juniper:
==> flow/design.v (excerpt) <==
module rotational_cordic (
  output logic data_out_rot,
  output logic [15:0] xprime,
  output logic [15:0] yprime,
  input logic [15:0] x,
  input logic [15:0] y,
  input logic [15:0] theta,
  input logic clk, reset, start
);
==> flow/config.mk <==
export PLATFORM = sky130hd
export DESIGN_NAME = rotational_cordic
export DESIGN_NICKNAME = rotational_cordic
export VERILOG_FILES = /design/flow/design.v
export SDC_FILE = /design/flow/constraint.sdc
export NUM_CORES = 4
export LEC_CHECK = 0
export CAP_MARGIN = 20
export CORE_MARGIN = 2
export CORE_UTILIZATION = 71
export CTS_CLUSTER_DIAMETER = 36
export CTS_CLUSTER_SIZE = 19
export PLACE_DENSITY_LB_ADDON = 0.28
export SETUP_SLACK_MARGIN = -0.96
export SLEW_MARGIN = 20
==> flow/constraint.sdc <==
create_clock -name core_clock -period 11.1 [get_ports {clk}]
set_input_delay 2.2200 -clock core_clock [delete_from_list [all_inputs] [get_ports {clk}]]
set_output_delay 2.2200 -clock core_clock [all_outputs]
set_load 0.01 [all_outputs]
run.sh (not shown) runs the stock make flow with config.mk's settings and CLKGATE_MAP_FILE=.
juniper -> stages 100% | layout checks FAIL | negative setup slack
## Diff of input files: ember against juniper
# juniper
export LEC_CHECK = 0
export CAP_MARGIN = 20
export CORE_MARGIN = 2
export CORE_UTILIZATION = 71
export CTS_CLUSTER_DIAMETER = 36
export CTS_CLUSTER_SIZE = 19
export PLACE_DENSITY_LB_ADDON = 0.28
export SETUP_SLACK_MARGIN = -0.96
export SLEW_MARGIN = 20
create_clock -name core_clock -period 11.1 [get_ports {clk}]
# ember
export LEC_CHECK = 0
export CAP_MARGIN = 20
export CORE_MARGIN = 2
export CORE_UTILIZATION = 68
export SLEW_MARGIN = 20
create_clock -name core_clock -period 7.77 [get_ports {clk}]
Results
What the final checks of ember revealed, after a flow that finished every stage, was a layout that fails on negative setup slack. ember: all-layer global routing usage is 2.7 points lower than what juniper reported. For clock transition at the register clock pins on the worst setup and hold paths after CTS, ember and juniper come out practically identical. Compared with juniper, ember shows tapcell count that has gone up by a few percent. Final net count: lower on juniper. In the flow results for ember and juniper, the worst hold slack is smaller on juniper.
Input-level comparison between zinc and ember:
# ember
export LEC_CHECK = 0
export CAP_MARGIN = 20
export CORE_MARGIN = 2
export CORE_UTILIZATION = 68
export SLEW_MARGIN = 20
create_clock -name core_clock -period 7.77 [get_ports {clk}]
# zinc
export LEC_CHECK = 0
export CAP_MARGIN = 20
export CORE_MARGIN = 2
export CORE_UTILIZATION = 40
export GPL_ROUTABILITY_DRIVEN = 0
export GPL_TIMING_DRIVEN = 0
export SETUP_SLACK_MARGIN = 4.03
export SLEW_MARGIN = 20
export TNS_END_PERCENT = 50
create_clock -name core_clock -period 14.5 [get_ports {clk}]
--- outcome ---
zinc ended with more number of gates resized after cts than ember.
From zinc to ember, post-synthesis cell count did not move at all.
zinc vs. ember: data arrival time of the worst path went up by 0.32 ns; core occupancy in the finished layout decreased by 34 points relative to the old numbers.
In the tables for zinc and ember, final wirelength reads lower with zinc.
zinc ended with every stage complete and zero timing, DRC or antenna violations.
## Diff of input files: garnet against zinc
# zinc
export LEC_CHECK = 0
export CAP_MARGIN = 20
export CORE_MARGIN = 2
export CORE_UTILIZATION = 40
export GPL_ROUTABILITY_DRIVEN = 0
export GPL_TIMING_DRIVEN = 0
export SETUP_SLACK_MARGIN = 4.03
export SLEW_MARGIN = 20
export TNS_END_PERCENT = 50
create_clock -name core_clock -period 14.5 [get_ports {clk}]
# garnet
export LEC_CHECK = 0
export CAP_MARGIN = 20
export CORE_MARGIN = 2
export CORE_UTILIZATION = 33
export SLEW_MARGIN = 20
create_clock -name core_clock -period 16.1 [get_ports {clk}]
### Flow results
- garnet reached the final stage; the timing, design-rule and antenna checks on its layout passed.
- In the reports for garnet and zinc, the smaller post-cts resize count belongs to garnet.
- | initial antenna violation count | higher: garnet |
- Summary of garnet over zinc: detailed-route wire length per cell down 6.1%, die width climbed 10%.
- The critical-path maximum fanout number comes out lower for zinc vs garnet.
- Comparing garnet and zinc, the higher vertical die dimension is on garnet.
- The higher utilization of garnet and zinc is in zinc.
- Compared with zinc, in garnet number of global-route vias before repair decreased by 1142 relative to the old numbers; largest clock skew in the final design decreased by 0.0054 ns relative to the old numbers; final critical-path setup slack decreased by 0.72 ns relative to the old numbers.
## Diff of input files: onyx against garnet
# garnet
export LEC_CHECK = 0
export CAP_MARGIN = 20
export CORE_MARGIN = 2
export CORE_UTILIZATION = 33
export SLEW_MARGIN = 20
create_clock -name core_clock -period 16.1 [get_ports {clk}]
# onyx
export LEC_CHECK = 0
export CAP_MARGIN = 20
export CORE_MARGIN = 2
export CORE_UTILIZATION = 72
export CTS_CLUSTER_DIAMETER = 36
export CTS_CLUSTER_SIZE = 19
export PLACE_DENSITY_LB_ADDON = 0.28
export SETUP_SLACK_MARGIN = -0.96
export SLEW_MARGIN = 20
create_clock -name core_clock -period 11.1 [get_ports {clk}]
--- outcome ---
onyx: flow complete, layout not clean; failing: negative setup slack
Relative to garnet, the pre-placement core utilization of onyx is higher by 39 points.
Going from garnet to onyx, final setup skew increased 0.048 ns, overall global routing resource usage climbed 22 points, die area went down about 54%.
onyx ended up with a lower multi-input combinational area share than garnet did.
onyx reports a higher met2 demand-to-capacity share in global routing than garnet does.
Summary of onyx over garnet: via count now sits higher, routability congestion estimate from global placement increased by about 7% relative to the old numbers, maximum number of pins on one net before global-route repair moved up, wire length of the first global-routing pass picked up an extra 12%.
The inputs of delta differ from those of onyx as listed below.
# onyx
export LEC_CHECK = 0
export CAP_MARGIN = 20
export CORE_MARGIN = 2
export CORE_UTILIZATION = 72
export CTS_CLUSTER_DIAMETER = 36
export CTS_CLUSTER_SIZE = 19
export PLACE_DENSITY_LB_ADDON = 0.28
export SETUP_SLACK_MARGIN = -0.96
export SLEW_MARGIN = 20
create_clock -name core_clock -period 11.1 [get_ports {clk}]
# delta
export LEC_CHECK = 0
export ABC_AREA = 1
export CAP_MARGIN = 20
export CORE_MARGIN = 2
export CORE_UTILIZATION = 72
export CTS_CLUSTER_DIAMETER = 209
export SETUP_SLACK_MARGIN = 1.84
export SLEW_MARGIN = 20
create_clock -name core_clock -period 7.06 [get_ports {clk}]
### Flow results
delta completed end to end; final checks failed (negative setup slack).
delta against onyx: post-route worst setup slack shrank by 2.21 ns; simple-gate share of the synthesized area grew by 6.3 points; wire length grew by 44000 um; global routing met3 resource utilization grew by 2.6 points.
Total setup buffers inserted after CTS (lower): onyx
Between onyx and delta, the layout overhead on the synthesized area is lower for onyx.
Going from onyx to delta, the initial cell density of the core was found to have gone up by 0.42 points.
Global router's overall resource usage up 4.9 points in delta wrt onyx
delta vs onyx, end of the critical path: yprime[7] vs xprime[7]
Comparing onyx and delta, the lower delay of the slowest critical-path stage was measured on onyx.
As far as sequential cell area is concerned, onyx and delta perform about the same.

## build 21
rotational_cordic again, from the RTL that the note above started with.
==> flow/config.mk <==
export PLATFORM = sky130hd
export DESIGN_NAME = rotational_cordic
export DESIGN_NICKNAME = rotational_cordic
export VERILOG_FILES = /design/flow/design.v
export SDC_FILE = /design/flow/constraint.sdc
export NUM_CORES = 4
export LEC_CHECK = 0
export ABC_AREA = 1
export CAP_MARGIN = 40
export CELL_PAD_IN_SITES_GLOBAL_PLACEMENT = 1
export CORE_ASPECT_RATIO = 1.48
export CORE_MARGIN = 2
export CORE_UTILIZATION = 38
export CTS_CLUSTER_DIAMETER = 27
export CTS_CLUSTER_SIZE = 49
export GPL_ROUTABILITY_DRIVEN = 0
export HOLD_SLACK_MARGIN = 0.13
export MIN_ROUTING_LAYER = met1
export PLACE_DENSITY_LB_ADDON = 0.07
export SETUP_SLACK_MARGIN = 0.24
export SLEW_MARGIN = 25
export TNS_END_PERCENT = 80
==> flow/constraint.sdc <==
create_clock -name core_clock -period 13.0 [get_ports {clk}]
set_input_delay 2.6000 -clock core_clock [delete_from_list [all_inputs] [get_ports {clk}]]
set_output_delay 2.6000 -clock core_clock [all_outputs]
set_load 0.01 [all_outputs]
Build 21 has completed all stages; timing, DRC and antenna checks passed.
diff inputs: build 21 => build 64
Settings: SLEW_MARGIN changed from 25 to 20; MIN_ROUTING_LAYER removed (was met1); CORE_UTILIZATION changed from 38 to 72; SETUP_SLACK_MARGIN changed from 0.24 to 1.84; PLACE_DENSITY_LB_ADDON removed (was 0.07); CAP_MARGIN changed from 40 to 20; CTS_CLUSTER_DIAMETER changed from 27 to 209; TNS_END_PERCENT removed (was 80); CORE_ASPECT_RATIO removed (was 1.48); CTS_CLUSTER_SIZE changed from 49 to 22; CELL_PAD_IN_SITES_GLOBAL_PLACEMENT removed (was 1); HOLD_SLACK_MARGIN changed from 0.13 to -0.07; GPL_ROUTABILITY_DRIVEN removed (was 0); the clock period (ns, I/O delays scaled along) changed from 13.0 to 7.06.
--- outcome ---
- To summarise build 64: no stage aborted, but the layout did not pass its checks, failing on setup timing.
- Compared to build 21, build 64 has via count 11% higher.
- met3 wire length went up by more than 100% going from build 21 to build 64.
- For clock buffer count in the final layout, dividing the value from build 64 by the value from build 21 gives 0.19.
- For build 64, the origin of the worst setup path was r_y[15][16], unlike build 21, where it was r_y[15][15].
- Changes observed in build 64 relative to build 21: cell depth of the worst flop-to-flop path neither gained nor lost much; global-route wire length before repair lower.
The following lists how build 8 was set up differently from build 64:
Settings: ABC_AREA: 1 -> unset; CORE_UTILIZATION: 72 -> 40; SETUP_SLACK_MARGIN: 1.84 -> unset; CTS_CLUSTER_DIAMETER: 209 -> unset; CTS_CLUSTER_SIZE: 22 -> unset; HOLD_SLACK_MARGIN: -0.07 -> unset; the clock period (ns, I/O delays scaled along): 7.06 -> 12.7.
==> comparison <==
Of build 64 and build 8, only build 8 finishes the flow clean. Completing all stages was not enough for build 64: its layout failed the final checks because of setup timing. Row global-route wire length before repair: build 8 lower / build 64 higher. Per the comparison of build 8 with build 64, gate count of the mapped netlist -1,361; clock transition at the registers of the reported paths dropped 30 ps. Final standard cell area without fillers (build 8 / build 64): 0.948.
Modified inputs, build 35 compared to build 8
Settings: the clock period (ns, I/O delays scaled along): 12.7 -> 13.0.
Summary of build 35 over build 8: setup slack lower, synthesized-area fraction occupied by xor and xnor cells roughly the same. Required time of the critical path: build 35 higher than build 8. On fraction of area in registers, build 35 tracks build 8 almost exactly.
For build 39, these inputs were changed with respect to build 35:
Settings: SLEW_MARGIN now 25, was 20; CORE_ASPECT_RATIO now 1.48, previously not set; PLACE_DENSITY_LB_ADDON now 0.07, previously not set; SETUP_SLACK_MARGIN now 0.24, previously not set; CORE_UTILIZATION now 38, was 40; ABC_AREA now 1, previously not set; CTS_CLUSTER_SIZE now 59, previously not set; CELL_PAD_IN_SITES_GLOBAL_PLACEMENT now 1, previously not set; GPL_ROUTABILITY_DRIVEN now 0, previously not set; HOLD_SLACK_MARGIN now 0.13, previously not set; MIN_ROUTING_LAYER now met1, previously not set; TNS_END_PERCENT now 80, previously not set; CAP_MARGIN now 40, was 20.
[summary]
The higher die area of build 35 and build 39 is in build 39. The lower share of final layout cell area taken by non-clock buffers of build 35 and build 39 is in build 39. The clock skew of build 39 was superior to that of build 35.
--- input diff build 39..build 78 ---
Settings: changing CORE_ASPECT_RATIO from 1.48 to 1.78; changing TNS_END_PERCENT from 80 to 60; changing SETUP_SLACK_MARGIN from 0.24 to 1.06; removing CTS_CLUSTER_SIZE (formerly 59); changing CORE_UTILIZATION from 38 to 24; removing CELL_PAD_IN_SITES_GLOBAL_PLACEMENT (formerly 1); setting CTS_CLUSTER_DIAMETER to 331 for the first time; changing CORE_MARGIN from 2 to 6; removing HOLD_SLACK_MARGIN (formerly 0.13); setting GPL_TIMING_DRIVEN to 0 for the first time; setting MAX_ROUTING_LAYER to met4 for the first time; removing PLACE_DENSITY_LB_ADDON (formerly 0.07); changing the clock period (ns, I/O delays scaled along) from 13.0 to 7.53.
Findings:
Among build 78 and build 39, a clean, completed layout was produced by build 39 alone. Relative area of clock buffers and inverters in the final design: build 78 vs build 39, no meaningful difference. Number of buffer and inverter stages on the critical path, build 78 and build 39: lower on build 39. Higher number of inserted filler cells in the final layout among build 78 and build 39: build 78. Clock-buffer cell count of build 78 exceeds that of build 39 by a few percent. Looking at number of cell instances on the worst register-to-register path, build 78 sits 1 higher than build 39 does. Largest net degree at the start of global routing is lower on build 78.

run A:
rotational_cordic again, from the RTL that the note above started with.
export LEC_CHECK = 0
export CAP_MARGIN = 20
export CORE_MARGIN = 2
export CORE_UTILIZATION = 40
export GPL_ROUTABILITY_DRIVEN = 0
export GPL_TIMING_DRIVEN = 0
export HOLD_SLACK_MARGIN = 0.29
export PLACE_DENSITY = 0.78
export SETUP_SLACK_MARGIN = 4.03
export SLEW_MARGIN = 40
export TNS_END_PERCENT = 50
create_clock -name core_clock -period 14.5 [get_ports {clk}]
Run A completed every stage of the flow, and the final layout passed the timing, design-rule and antenna checks.
What run B does differently from run A at the input level:
Settings: CORE_UTILIZATION now 68, was 40; SETUP_SLACK_MARGIN now 2.23, was 4.03; SLEW_MARGIN now 20, was 40; PLACE_DENSITY no longer set, was 0.78; GPL_ROUTABILITY_DRIVEN no longer set, was 0; GPL_TIMING_DRIVEN no longer set, was 0; HOLD_SLACK_MARGIN no longer set, was 0.29; TNS_END_PERCENT now 15, was 50; CTS_CLUSTER_SIZE now 96, previously not set; the clock period (ns, I/O delays scaled along) now 7.77, was 14.5.
## What came out
- Comparing run B and run A, overall track demand over capacity in global routing is lower on run A.
- Between run A and run B, the flow reports number of global-route vias before repair decreasing slightly.
- On sequential share of layout area, run B tracks run A almost exactly.
- Finished, but not clean: run B, with negative setup slack.
Inputs modified between run B and run C:
Settings: CTS_CLUSTER_SIZE changed from 96 to 19; TNS_END_PERCENT removed (was 15); CORE_UTILIZATION changed from 68 to 71; CTS_CLUSTER_DIAMETER newly set to 36; SETUP_SLACK_MARGIN changed from 2.23 to -0.96; PLACE_DENSITY_LB_ADDON newly set to 0.28; the clock period (ns, I/O delays scaled along) changed from 7.77 to 11.2.
## What came out
Relative to run B, the global routing met1 resource utilization of run C is higher by 1.7 points.
Going from run B to run C, global routing met2 resource utilization grew by 5.5 points; wire length rose by 9800 um; quantity of gates resized following cts shows a reduction of 154; area taken by flip-flops and latches roughly the same; end-of-flow core utilization went up.
Run B → run C: number of cell rows down 2.6%; number of maximum-capacitance constraint violations flat.
Although it ran to completion, run C produced a layout that fails the final checks because of negative setup slack.
Completing all stages was not enough for run B: its layout failed the final checks because of negative setup slack.
[compare] base=run B new=run C: count of TritonRoute iterations in the first routing pass rose by 2, worst-skew pair later-pin latency rose by 0.05 ns, sum of negative setup slack rose by 77.91 ns.

The RTL this note starts from:
==> flow/design.v <==
module rotational_cordic_stage #(parameter rot, i, n) (
  output logic signed [n:0] xprime, yprime,
  output logic signed [15:0] theta_out,
  input logic signed [n:0] x, y,
  input logic signed [15:0] theta
);
logic sigma;
assign sigma = theta[15] === 1;
assign theta_out = sigma ? theta + rot : theta - rot;
assign xprime = sigma ? x + (y >>> i) : x - (y >>> i);
assign yprime = sigma ? y - (x >>> i) : y + (x >>> i);
endmodule
module rotational_cordic (
  output logic data_out_rot,
  output logic [15:0] xprime,
  output logic [15:0] yprime,
  input logic [15:0] x,
  input logic [15:0] y,
  input logic [15:0] theta,
  input logic clk, reset, start
);
parameter logic [255:0] rot_lut = {
	16'd12868,	 
	16'd7596,	 
	16'd4014,	 
	16'd2037,	 
	16'd1023,	 
	16'd512,	 
	16'd256,	 
	16'd128,	 
	16'd64,		 
	16'd32,		 
	16'd16,		 
	16'd8,		 
	16'd4,		 
	16'd2,		 
	16'd1,		 
	16'd0		 
};
parameter k = 0.607252935;
parameter int k_scaled = 9949;	 
parameter stages = 16;
parameter n = 16;
logic signed [n:0] r_x[stages], r_y[stages];
logic signed [15:0] r_theta[stages];
logic r_data_out[stages];
assign r_x[0] = {x[15], x};
assign r_y[0] = {y[15], y};
assign r_theta[0] = theta;
assign r_data_out[0] = start;
logic signed [n:0] x_out[stages], y_out[stages];
logic signed [15:0] theta_out[stages];
assign data_out_rot = r_data_out[stages - 1];
logic signed [n:0] x_prime, y_prime;
assign x_prime = x_out[stages - 1] * k_scaled /  (1 << 14);
assign y_prime = y_out[stages - 1] * k_scaled /  (1 << 14);
assign xprime = {x_prime[n], x_prime[n - 2:0]};
assign yprime = {y_prime[n], y_prime[n - 2:0]};
genvar i;
generate
for (i = 0; i < stages - 1; i++)
begin: registers
	always_ff @(posedge clk, posedge reset)
		if (reset)
		begin
			r_x[i + 1] <= 0;
			r_y[i + 1] <= 0;
			r_theta[i + 1] <= 0;
			r_data_out[i + 1] <= 0;
		end
		else
		begin
			r_x[i + 1] <= x_out[i];
			r_y[i + 1] <= y_out[i];
			r_theta[i + 1] <= theta_out[i];
			r_data_out[i + 1] <= r_data_out[i];
		end
end
for (i = 0; i < stages; i++)
begin: calcStages
	rotational_cordic_stage #(.rot(rot_lut[16*(15-i) +: 16]), .i(i), .n(n)) s0 (
		.x(r_x[i]), .y(r_y[i]), .theta(r_theta[i]),
		.xprime(x_out[i]), .yprime(y_out[i]), .theta_out(theta_out[i]), .*
	);
end
endgenerate
endmodule
Settings: LEC_CHECK=0, CAP_MARGIN=20, CORE_MARGIN=4, CORE_UTILIZATION=40, GPL_ROUTABILITY_DRIVEN=1, GPL_TIMING_DRIVEN=0, HOLD_SLACK_MARGIN=0.29, PLACE_DENSITY=0.78, SETUP_SLACK_MARGIN=4.03, SLEW_MARGIN=40, TNS_END_PERCENT=70; clock period 14.5 ns.
Change:
- CORE_MARGIN: 4 -> 2
- CORE_UTILIZATION: 40 -> 68
- CTS_CLUSTER_SIZE: default -> 96
- GPL_ROUTABILITY_DRIVEN: 1 -> default
- GPL_TIMING_DRIVEN: 0 -> default
- HOLD_SLACK_MARGIN: 0.29 -> default
- PLACE_DENSITY: 0.78 -> default
- SETUP_SLACK_MARGIN: 4.03 -> default
- SLEW_MARGIN: 40 -> 20
- TNS_END_PERCENT: 70 -> 35
- clock period: 14.5 -> 4.34 ns (I/O delays scaled with it)
- The new run ran to the end with violations: negative setup slack
- sequential share of layout area goes down by 0.29 points
- register-to-register slack loses 9600 ps
- final cell count goes down by 6.0%
- global-route usage goes up by 15 points
Change:
- CELL_PAD_IN_SITES_GLOBAL_PLACEMENT: default -> 2
- CORE_UTILIZATION: 68 -> 16
- CTS_CLUSTER_SIZE: 96 -> 56
- HOLD_SLACK_MARGIN: default -> 0.11
- MIN_ROUTING_LAYER: default -> met2
- PLACE_DENSITY_LB_ADDON: default -> 0.28
- SETUP_SLACK_MARGIN: default -> 1.03
- TNS_END_PERCENT: 35 -> default
- clock period: 4.34 -> 12.6 ns (I/O delays scaled with it)
=>
- With this change the flow finished clean
- global-route usage goes down by 18 points
- area after synthesis does not change
- non-clock buffer count goes down by 354
- setup slack gains 6100 ps
Change:
- CELL_PAD_IN_SITES_GLOBAL_PLACEMENT: 2 -> default
- CORE_UTILIZATION: 16 -> 40
- CTS_CLUSTER_SIZE: 56 -> default
- HOLD_SLACK_MARGIN: 0.11 -> default
- MIN_ROUTING_LAYER: met2 -> default
- PLACE_DENSITY_LB_ADDON: 0.28 -> default
- SETUP_SLACK_MARGIN: 1.03 -> 2.61
- clock period: 12.6 -> 12.7 ns (I/O delays scaled with it)
- synthesized area is unchanged
- non-clock buffer count came out lower by 72
- clock skew came out lower by 9.0 ps
- global-route usage came out higher by 4.2 points
- worst setup slack gets better by 190 ps
- via count came out lower by a quarter to a third
